xenon:
// top
module top(
	clk,
	n_rst,
	bt,
	btstar,
	led
);
parameter T_1S = 20'd1_000_000;  
parameter T_20MS = 15'd20_000;  
input clk;
input n_rst;
input [9:0] bt;
input btstar;
output led;
wire [9:0] bt_w;
wire btstar_w;
wire led_w;
bd_if #(
	.T_1S(T_1S),
	.T_20MS(T_20MS)
) u_bd_if(
    .clk(clk),
    .n_rst(n_rst),
    .bt_i(bt),
    .btstar_i(btstar),
    .led_i(led_w),
    .bt_o(bt_w),
    .btstar_o(btstar_w),
    .led_o(led)
);
doorlock_hdl u_doorlock(
    .clk(clk),
    .n_rst(n_rst),
    .bt(bt_w),
    .btstar(btstar_w),
    .led(led_w)
);
endmodule
For scale: about 1600 cells after synthesis, roughly 14 I/O pins.
clock: 1.91 ns
lec_check: 0
abc_area: 1
cap_margin: 40
core_margin: 2
core_utilization: 72
cts_cluster_diameter: 90
cts_cluster_size: 13
place_density_lb_addon: 0.2
setup_slack_margin: 0.33
slew_margin: 20
run.sh (not shown) runs the stock make flow with config.mk's settings and CLKGATE_MAP_FILE=.
Setup changes, xenon to tundra
Settings: setting PLACE_DENSITY to 0.67 for the first time; changing CTS_CLUSTER_DIAMETER from 90 to 234; removing PLACE_DENSITY_LB_ADDON (formerly 0.2); removing ABC_AREA (formerly 1); changing CAP_MARGIN from 40 to 10; removing CTS_CLUSTER_SIZE (formerly 13); changing SETUP_SLACK_MARGIN from 0.33 to -0.4; changing the clock period (ns, I/O delays scaled along) from 1.91 to 5.27.
### Flow results
STATUS die size: tundra wins against xenon. Number of standard cells after synthesis for tundra: 552 down relative to xenon. tundra against xenon: net count entering floorplan decreased by 552 relative to the old numbers, maximum frequency fell by 44%, final critical delay including setup and external delays moved up, register area share after synthesis rose by 7.0 points. Combinational power share, tundra and xenon: larger value in tundra.
--- input diff tundra..lagoon ---
Settings: CTS_CLUSTER_DIAMETER: 234 -> 235; SETUP_SLACK_MARGIN: -0.4 -> unset; ABC_AREA: unset -> 1; PLACE_DENSITY: 0.67 -> unset; CAP_MARGIN: 10 -> 20; CTS_CLUSTER_SIZE: unset -> 22; CORE_UTILIZATION: 72 -> 70; the clock period (ns, I/O delays scaled along): 5.27 -> 1.97.
[summary]
The final layout from lagoon, which completed every stage, passed the timing, design-rule and antenna checks at the end of the flow.
tundra: no failed stages, no open violations at the end
Relative to tundra, the net count after synthesis of lagoon is higher by 552.
Wire length of the first global-routing pass in lagoon is 7.3 mm higher than in tundra
tundra → lagoon: synthesized cell count rose about 53%, initial core utilization fell 2.4 points, clock power rose 64%.
Here is what was changed in the inputs of nickel compared with lagoon.
Settings: SETUP_SLACK_MARGIN now 0.48, previously not set; ABC_AREA now 0, was 1; CTS_CLUSTER_DIAMETER now 357, was 235; PLACE_DENSITY_LB_ADDON now 0.09, previously not set; CORE_UTILIZATION now 72, was 70; the clock period (ns, I/O delays scaled along) now 1.92, was 1.97.
--- outcome ---
- Sort nickel and lagoon by area of the mapped netlist asc -> top: nickel
- Chip area line of the yosys report sits lower in nickel than in lagoon.
- nickel: AND-OR/OR-AND share of the synthesized area 5.2 points above lagoon
- Chip area in nickel is 2700 µm² lower than in lagoon
- As the logs show, nickel stopped at clock tree synthesis (4_1_cts) after a tool error, so it never reached the end of the flow.
- Compared with lagoon, nickel shows number of cells in the yosys synthesis report that has gone down by more than a quarter.
- nickel ended with less synthesized netlist cell count than lagoon.
- In the flow results for nickel and lagoon, the detailed placement HPWL is larger on lagoon.

* * *

## harbor
top again, from the RTL that the note above started with.
Design top, start of the top module:
module top(
	clk,
	n_rst,
	bt,
	btstar,
	led
);
parameter T_1S = 20'd1_000_000;  
parameter T_20MS = 15'd20_000;  
input clk;
input n_rst;
input [9:0] bt;
input btstar;
output led;
wire [9:0] bt_w;
wire btstar_w;
wire led_w;
bd_if #(
	.T_1S(T_1S),
	.T_20MS(T_20MS)
) u_bd_if(
    .clk(clk),
    .n_rst(n_rst),
    .bt_i(bt),
    .btstar_i(btstar),
    .led_i(led_w),
    .bt_o(bt_w),
    .btstar_o(btstar_w),
    .led_o(led)
);
doorlock_hdl u_doorlock(
    .clk(clk),
    .n_rst(n_rst),
    .bt(bt_w),
    .btstar(btstar_w),
    .led(led_w)
);
endmodule
export LEC_CHECK = 0
export ABC_AREA = 1
export CAP_MARGIN = 40
export CELL_PAD_IN_SITES_GLOBAL_PLACEMENT = 3
export CORE_ASPECT_RATIO = 0.61
export CORE_MARGIN = 7
export CORE_UTILIZATION = 40
export CTS_CLUSTER_DIAMETER = 192
export CTS_CLUSTER_SIZE = 13
export GPL_TIMING_DRIVEN = 1
export HOLD_SLACK_MARGIN = -0.04
export PLACE_DENSITY = 0.64
export SETUP_SLACK_MARGIN = -0.18
export SLEW_MARGIN = 20
create_clock -name core_clock -period 5.15 [get_ports {clk}]
Per the final summary, harbor finished and its layout is clean on timing, DRC and antenna.
For amber, these inputs were changed with respect to harbor:
- CORE_MARGIN changed from 7 to 2
- CAP_MARGIN changed from 40 to 20
- GPL_TIMING_DRIVEN removed (was 1)
- CTS_CLUSTER_DIAMETER removed (was 192)
- CTS_CLUSTER_SIZE removed (was 13)
- CORE_ASPECT_RATIO removed (was 0.61)
- CELL_PAD_IN_SITES_GLOBAL_PLACEMENT removed (was 3)
- SETUP_SLACK_MARGIN changed from -0.18 to 2.04
- PLACE_DENSITY removed (was 0.64)
- ABC_AREA removed (was 1)
- CORE_UTILIZATION changed from 40 to 61
- HOLD_SLACK_MARGIN removed (was -0.04)
- the clock period (ns, I/O delays scaled along) changed from 5.15 to 7.47
### Flow results
- Per the final summary, amber finished and its layout is clean on timing, DRC and antenna.
- Changes observed in amber relative to harbor: initial antenna violation count was more or less identical; synthesized cell area down about 13%.
- Of harbor and amber, the higher non-clock buffer count belongs to harbor.
- amber: total design power is about 20% lower than what harbor reported.
- Against harbor as the reference, amber delivers a lower routed wire length.
- Post-synthesis to final-layout area growth: harbor and amber compared, higher one is amber
For zinc, these inputs were changed with respect to amber:
- CTS_CLUSTER_SIZE: unset -> 22
- CTS_CLUSTER_DIAMETER: unset -> 229
- CORE_UTILIZATION: 61 -> 72
- PLACE_DENSITY: unset -> 0.65
- SETUP_SLACK_MARGIN: 2.04 -> 0.48
- ABC_AREA: unset -> 0
- the clock period (ns, I/O delays scaled along): 7.47 -> 1.97
==> results <==
- Die boundary width in zinc vs amber: down about 8%
- amber -> zinc: proportion of synthesized chip area in sequential cells delta 0, exact match
- The post-synthesis xor/xnor area fraction was comparable across zinc and amber.
- Die: zinc smaller than amber
- Across amber and zinc, a clean result was obtained everywhere but in zinc.
- Re compound-cell area share of the yosys netlist: no difference whatsoever between amber and zinc.
- Placed cell area, zinc and amber: smaller value in amber
- Measured against amber, the total core area of zinc comes out at 0.844 times the reference value.
Inputs modified between zinc and quartz:
- CTS_CLUSTER_SIZE: 22 -> unset
- PLACE_DENSITY: 0.65 -> unset
- CTS_CLUSTER_DIAMETER: 229 -> unset
- CORE_UTILIZATION: 72 -> 54
- ABC_AREA: 0 -> unset
- SETUP_SLACK_MARGIN: 0.48 -> unset
- the clock period (ns, I/O delays scaled along): 1.97 -> 3.44
[summary]
Status: zinc FAILED at clock tree synthesis (tool error)
quartz completed end to end with timing, DRC and antenna clean.
Re core utilization before placement: zinc was higher than quartz.
Die area | quartz > zinc
The per-instance average area after synthesis of quartz and that of zinc are within noise of each other.
Between zinc and quartz, the share of synthesized cell area in full adder, half adder and majority cells does not differ in any meaningful way.
Between quartz and zinc, the vertical extent of the die is lower for zinc.
Inputs modified between quartz and yarrow:
- putting CTS_CLUSTER_DIAMETER at 51 where nothing was set
- swapping 54 for 72 in CORE_UTILIZATION
- putting PLACE_DENSITY at 0.67 where nothing was set
- swapping 20 for 10 in CAP_MARGIN
- putting SETUP_SLACK_MARGIN at 0.86 where nothing was set
- swapping 3.44 for 6.33 in the clock period (ns, I/O delays scaled along)
In the flow results for quartz and yarrow, the number of signal-net buffers in the layout is larger on quartz.
yarrow vs. quartz: maximum frequency went down by 7.2%.
Relative to quartz, the top fanout value on the critical path of yarrow is higher by 6.
As of yarrow, number of tap cells added at floorplan had fallen by more than 10% compared to quartz.
Comparing quartz against yarrow, there is no change at all in layout sequential cell count.
Summary: with quartz as the reference, number of placed instances with taps included in yarrow moved down by a few percent.
Summary: routed wire length, yarrow worse than quartz

* * *

== run A ==
The RTL this note starts from:
==> flow/design.v <==
module debounc_1 (
	clk,
	n_rst,
	din,
	dout
);
parameter T_20MS = 15'd20_000;  
input clk;
input n_rst;
input din;
output dout;
reg [14:0] cnt;
wire cnt_restart;
reg din_d1;
always @(posedge clk or negedge n_rst)
	if(!n_rst) begin
		din_d1 <= 1'b0;
	end
	else begin
		din_d1 <= din;
	end
assign cnt_restart = (din != din_d1)? 1'b1 : 1'b0;
always @(posedge clk or negedge n_rst)
	if(!n_rst) begin
		cnt <= 15'h0000;
	end
	else begin
		cnt <= (cnt_restart == 1'b1)? T_20MS :
			   (cnt > 15'h0000)? cnt - 15'h0001 : cnt;
	end
reg dout_rdy;
always @(posedge clk or negedge n_rst)
	if(!n_rst) begin
		dout_rdy <= 1'b0;
	end
	else begin
		dout_rdy <= ((cnt == 15'h0000) && (cnt_restart == 1'b0))? din : dout_rdy;
	end	
assign dout = dout_rdy;
endmodule
module debounc_2 (
	clk,
	n_rst,
	din,
	dout
);
parameter T_20MS = 15'd20_000;  
input clk;
input n_rst;
input din;
output dout;
reg [14:0] cnt;
wire cnt_restart;
reg din_d1;
always @(posedge clk or negedge n_rst)
	if(!n_rst) begin
		din_d1 <= 1'b0;
	end
	else begin
		din_d1 <= din;
	end
assign cnt_restart = (din != din_d1)? 1'b1 : 1'b0;
always @(posedge clk or negedge n_rst)
	if(!n_rst) begin
		cnt <= 15'h0000;
	end
	else begin
		 cnt <= ((cnt_restart == 1'b1) && (cnt == 15'h0000))? T_20MS :
            (cnt > 15'h0000)? cnt - 15'h0001 : cnt;
	end
reg dout_rdy;
always @(posedge clk or negedge n_rst)
   if(!n_rst) begin
      dout_rdy <= 1'b0;
   end
   else begin
      dout_rdy <= (cnt == T_20MS)? din_d1 : dout_rdy;
   end   assign dout = dout_rdy;
endmodule
module debounc_3 (
	clk,
	n_rst,
	din,
	dout
);
parameter T_20MS = 15'd20_000;  
input clk;
input n_rst;
input din;
output dout;
reg [14:0] cnt;
wire cnt_restart;
reg din_d1;
always @(posedge clk or negedge n_rst)
	if(!n_rst) begin
		din_d1 <= 1'b0;
	end
	else begin
		din_d1 <= din;
	end
assign cnt_restart = (din != din_d1)? 1'b1 : 1'b0;
always @(posedge clk or negedge n_rst)
	if(!n_rst) begin
		cnt <= 15'h0000;
	end
	else begin
		 cnt <= ((cnt_restart == 1'b1) && (cnt == 15'h0000))? T_20MS :
            (cnt > 15'h0000)? cnt - 15'h0001 : cnt;
	end
reg dout_rdy;
always @(posedge clk or negedge n_rst)
	if(!n_rst) begin
		dout_rdy <= 1'b0;
	end
	else begin
		dout_rdy <= ((cnt == 15'h0000) && (cnt_restart == 1'b0))? din : dout_rdy;
	end	
assign dout = dout_rdy;
endmodule
module edge_det_p(
    clk,
    n_rst,
    b0,
    b0_on
);
input clk;
input n_rst;
input b0;
output b0_on;
reg b0_d1;
reg b0_d2;
wire b0_on;
always @(posedge clk or negedge n_rst)  
if(!n_rst) begin
    b0_d1 <= 1'b0;
    b0_d2 <= 1'b0;
end
else begin
    b0_d1 <= b0;
    b0_d2 <= b0_d1;
end
assign b0_on = (b0_d1 && !b0_d2) ? 1'b1 : 1'b0;  
endmodule
module led(
  clk,
  n_rst,
  din,
  dout
  );
input clk;
input n_rst;
input din;
output reg dout;
parameter T_1S = 20'd1_000_000; 
reg [19:0] counter; 
reg din_prev; 
always @(posedge clk or negedge n_rst) begin
  if (!n_rst) begin
    counter <= 0;
    dout <= 0;
    din_prev <= 0;
  end 
  else begin
    if (din != din_prev) begin
      counter <= 0;  
      dout <= 1;  
    end 
    else if (counter >= T_1S) begin
      dout <= 0;
      counter <= counter;  
    end 
    else begin
      counter <= counter + 1;  
    end
    din_prev <= din;  
  end
end
endmodule
module doorlock_hdl(
  clk,
  n_rst,
  bt,
  btstar,
  led
);
input clk;
input n_rst;
input [9:0] bt;
input btstar;
output led;
parameter S_IDLE = 3'h0;
parameter S_FIRST = 3'h1;
parameter S_SEC = 3'h2;
parameter S_LAST = 3'h3;
parameter S_OPEN = 3'h4;
parameter S_FAKE = 3'h5;
wire bt_any;
reg [2:0] c_state, n_state;
always @(posedge clk or negedge n_rst)
  if(!n_rst) begin
    c_state <= S_IDLE;
  end
  else begin
    c_state <= n_state;
  end
assign bt_any = (bt == 10'h000)? 1'b0 : 1'b1;
always @(c_state or bt or btstar or bt_any)
  case (c_state)
    S_IDLE : begin
      n_state = (bt[1] == 1'b1)? S_FIRST : c_state;
    end
    S_FIRST : begin
      n_state = (bt[2] == 1'b1)? S_SEC : ((btstar == 1'b1) || (bt_any == 1'b1))? S_IDLE : c_state;
    end
    S_SEC : begin
      n_state = (bt[7] == 1'b1)? S_LAST : (btstar == 1'b1) ? S_IDLE : (bt_any == 1'b1) ? S_FAKE : c_state;
    end
    S_LAST : begin
      n_state = (btstar == 1'b1)? S_OPEN : (bt[7] == 1'b1) ? c_state : (bt_any == 1'b1)? S_FAKE : c_state;
    end
    S_OPEN : begin
      n_state = S_IDLE;
    end
    S_FAKE : begin
      n_state = (bt[7] == 1'b1) ? S_LAST : (btstar == 1'b1) ? S_IDLE : c_state;
    end
    default : begin
      n_state = S_IDLE;
    end
  endcase
assign led = (c_state == S_OPEN)? 1'b1 : 1'b0;
endmodule
module bd_if(
  clk,
  n_rst,
  bt_i,
  btstar_i,
  led_i,
  bt_o,
  btstar_o,
  led_o
  );
parameter T_1S = 20'd1_000_000;
parameter T_20MS = 15'd20_000;
input clk;
input n_rst;
input [9:0] bt_i;
input btstar_i;
input led_i;
output [9:0] bt_o;
output btstar_o;
output led_o;
wire [9:0] dwire;
debounc_1 #(.T_20MS(T_20MS)) u_debounc0(
  .clk(clk),
  .n_rst(n_rst),
  .din(bt_i[0]),
  .dout(dwire[0])
);
edge_det_p u_edgedet_p0 (
  .clk(clk),
  .n_rst(n_rst),
  .b0(dwire[0]),
  .b0_on(bt_o[0])
  );
debounc_1 #(.T_20MS(T_20MS)) u_debounc1(
  .clk(clk),
  .n_rst(n_rst),
  .din(bt_i[1]),
  .dout(dwire[1])
);
edge_det_p u_edgedet_p1 (
  .clk(clk),
  .n_rst(n_rst),
  .b0(dwire[1]),
  .b0_on(bt_o[1])
  );
debounc_2 #(.T_20MS(T_20MS)) u_debounc2(
  .clk(clk),
  .n_rst(n_rst),
  .din(bt_i[2]),
  .dout(dwire[2])
);
edge_det_p u_edgedet_p2 (
  .clk(clk),
  .n_rst(n_rst),
  .b0(dwire[2]),
  .b0_on(bt_o[2])
  );
debounc_2 #(.T_20MS(T_20MS)) u_debounc3(
  .clk(clk),
  .n_rst(n_rst),
  .din(bt_i[3]),
  .dout(dwire[3])
);
edge_det_p u_edgedet_p3 (
  .clk(clk),
  .n_rst(n_rst),
  .b0(dwire[3]),
  .b0_on(bt_o[3])
  );
debounc_2 #(.T_20MS(T_20MS)) u_debounc4(
  .clk(clk),
  .n_rst(n_rst),
  .din(bt_i[4]),
  .dout(dwire[4])
);
edge_det_p u_edgedet_p4 (
  .clk(clk),
  .n_rst(n_rst),
  .b0(dwire[4]),
  .b0_on(bt_o[4])
  );
debounc_2 #(.T_20MS(T_20MS)) u_debounc5(
  .clk(clk),
  .n_rst(n_rst),
  .din(bt_i[5]),
  .dout(dwire[5])
);
edge_det_p u_edgedet_p5 (
  .clk(clk),
  .n_rst(n_rst),
  .b0(dwire[5]),
  .b0_on(bt_o[5])
  );
debounc_3 #(.T_20MS(T_20MS)) u_debounc6(
  .clk(clk),
  .n_rst(n_rst),
  .din(bt_i[6]),
  .dout(dwire[6])
);
edge_det_p u_edgedet_p6 (
  .clk(clk),
  .n_rst(n_rst),
  .b0(dwire[6]),
  .b0_on(bt_o[6])
  );
debounc_3 #(.T_20MS(T_20MS)) u_debounc7(
  .clk(clk),
  .n_rst(n_rst),
  .din(bt_i[7]),
  .dout(dwire[7])
);
edge_det_p u_edgedet_p7(
  .clk(clk),
  .n_rst(n_rst),
  .b0(dwire[7]),
  .b0_on(bt_o[7])
  );
debounc_3 #(.T_20MS(T_20MS)) u_debounc8(
  .clk(clk),
  .n_rst(n_rst),
  .din(bt_i[8]),
  .dout(dwire[8])
);
edge_det_p u_edgedet_p8 (
  .clk(clk),
  .n_rst(n_rst),
  .b0(dwire[8]),
  .b0_on(bt_o[8])
  );
debounc_3 #(.T_20MS(T_20MS)) u_debounc9(
  .clk(clk),
  .n_rst(n_rst),
  .din(bt_i[9]),
  .dout(dwire[9])
);
edge_det_p u_edgedet_p9 (
  .clk(clk),
  .n_rst(n_rst),
  .b0(dwire[9]),
  .b0_on(bt_o[9])
  );
edge_det_p u_edgedet_pstar (
  .clk(clk),
  .n_rst(n_rst),
  .b0(~btstar_i),
  .b0_on(btstar_o)
  );
led #(.T_1S(T_1S)) u_led(
  .clk(clk),
  .n_rst(n_rst),
  .din(led_i),
  .dout(led_o)
);
endmodule
module top(
	clk,
	n_rst,
	bt,
	btstar,
	led
);
parameter T_1S = 20'd1_000_000;  
parameter T_20MS = 15'd20_000;  
input clk;
input n_rst;
input [9:0] bt;
input btstar;
output led;
wire [9:0] bt_w;
wire btstar_w;
wire led_w;
bd_if #(
	.T_1S(T_1S),
	.T_20MS(T_20MS)
) u_bd_if(
    .clk(clk),
    .n_rst(n_rst),
    .bt_i(bt),
    .btstar_i(btstar),
    .led_i(led_w),
    .bt_o(bt_w),
    .btstar_o(btstar_w),
    .led_o(led)
);
doorlock_hdl u_doorlock(
    .clk(clk),
    .n_rst(n_rst),
    .bt(bt_w),
    .btstar(btstar_w),
    .led(led_w)
);
endmodule
make LEC_CHECK=0 CAP_MARGIN=5 CORE_MARGIN=6 CORE_UTILIZATION=29 CTS_CLUSTER_SIZE=24 GPL_TIMING_DRIVEN=0 HOLD_SLACK_MARGIN=-0.01 MAX_ROUTING_LAYER=met5 MIN_ROUTING_LAYER=met1 SETUP_SLACK_MARGIN=0.24 SLEW_MARGIN=15 finish   # period 3.06 ns
Edits applied to the flow inputs when going from run A to run B:
- CAP_MARGIN now 10, was 5
- CTS_CLUSTER_SIZE no longer set, was 24
- CORE_MARGIN now 2, was 6
- MIN_ROUTING_LAYER no longer set, was met1
- GPL_TIMING_DRIVEN no longer set, was 0
- SETUP_SLACK_MARGIN no longer set, was 0.24
- SLEW_MARGIN now 20, was 15
- CORE_UTILIZATION now 40, was 29
- the clock period (ns, I/O delays scaled along) now 2.33, was 3.06
## What came out
Run A ended up with u_bd_if.u_debounc4.cnt[0]$_DFFE_PN0P_ as its beginning of the critical path; run B ended up with u_bd_if.u_debounc4.cnt[1]$_DFFE_PN0P_.
Summary of run A and run B: one run falls short of a clean finish, namely run B.
Taking run A as the reference point, the final number of setup-violating endpoints of run B rises by 1.
Re total of plain and repair buffers excluding clock buffers: run B is 59 up on run A.
Compared with run A, run B ends up with more cell area.
## Diff of input files: run C against run B
- an added TNS_END_PERCENT of 5
- an added CTS_CLUSTER_DIAMETER of 51
- an added PLACE_DENSITY of 0.67
- a deleted MAX_ROUTING_LAYER that had been met5
- an added SETUP_SLACK_MARGIN of 1.44
- a deleted HOLD_SLACK_MARGIN that had been -0.01
- a change of CORE_UTILIZATION from 40 to 72
- a change of the clock period (ns, I/O delays scaled along) from 2.33 to 6.33
### Flow results
No stage failed in run C, and the final checks on the layout all came back clean. As far as post-route worst hold slack is concerned, run B and run C perform about the same. Maximum achievable frequency was higher in run B than in run C. Relative to run B, the clock tree buffer count of the final layout of run C is lower by 2.
Here is what was changed in the inputs of run D compared with run C.
- swapping 0.67 for 0.65 in PLACE_DENSITY
- swapping 10 for 5 in CAP_MARGIN
- swapping 1.44 for 0.48 in SETUP_SLACK_MARGIN
- putting ABC_AREA at 0 where nothing was set
- clearing TNS_END_PERCENT, which used to be 5
- swapping 51 for 235 in CTS_CLUSTER_DIAMETER
- putting CTS_CLUSTER_SIZE at 22 where nothing was set
- swapping 6.33 for 1.97 in the clock period (ns, I/O delays scaled along)
[summary]
- Run D did not finish: a tool error stopped it during 4_1_cts.
- Diff run D..run C | gate count of the mapped netlist | unchanged
- Run C -> run D: standard cell area after detailed placement increased by more than 10%
- Between run C and run D, the difference in fraction of registers with async set/reset is negligible.
- Run D against run C: total placed cells including tap cells +96, simple-gate share of the synthesized area ~0 delta.
- Run D -> run C: number of core rows delta 0, exact match
- Summary: with run C as the reference, global placer's final weighted congestion in run D moved up by a little under 10%.
Edits applied to the flow inputs when going from run D to run E:
- CAP_MARGIN now 20, was 5
- TNS_END_PERCENT now 5, previously not set
Status(run E) = ERROR, stage = 5_1_grt
Compared with run D, in run E die outline area comparable; post-placement worst setup slack down 0.12 ns.
Run E vs. run D: placed instance area went down by 570 um2.
Of run E and run D, it is run E that has the lower detailed placement HPWL.
Going from run D to run E, number of placed cells counting well taps grows by 14.
No activity file was given, so power comes from the tool's default toggle rates.
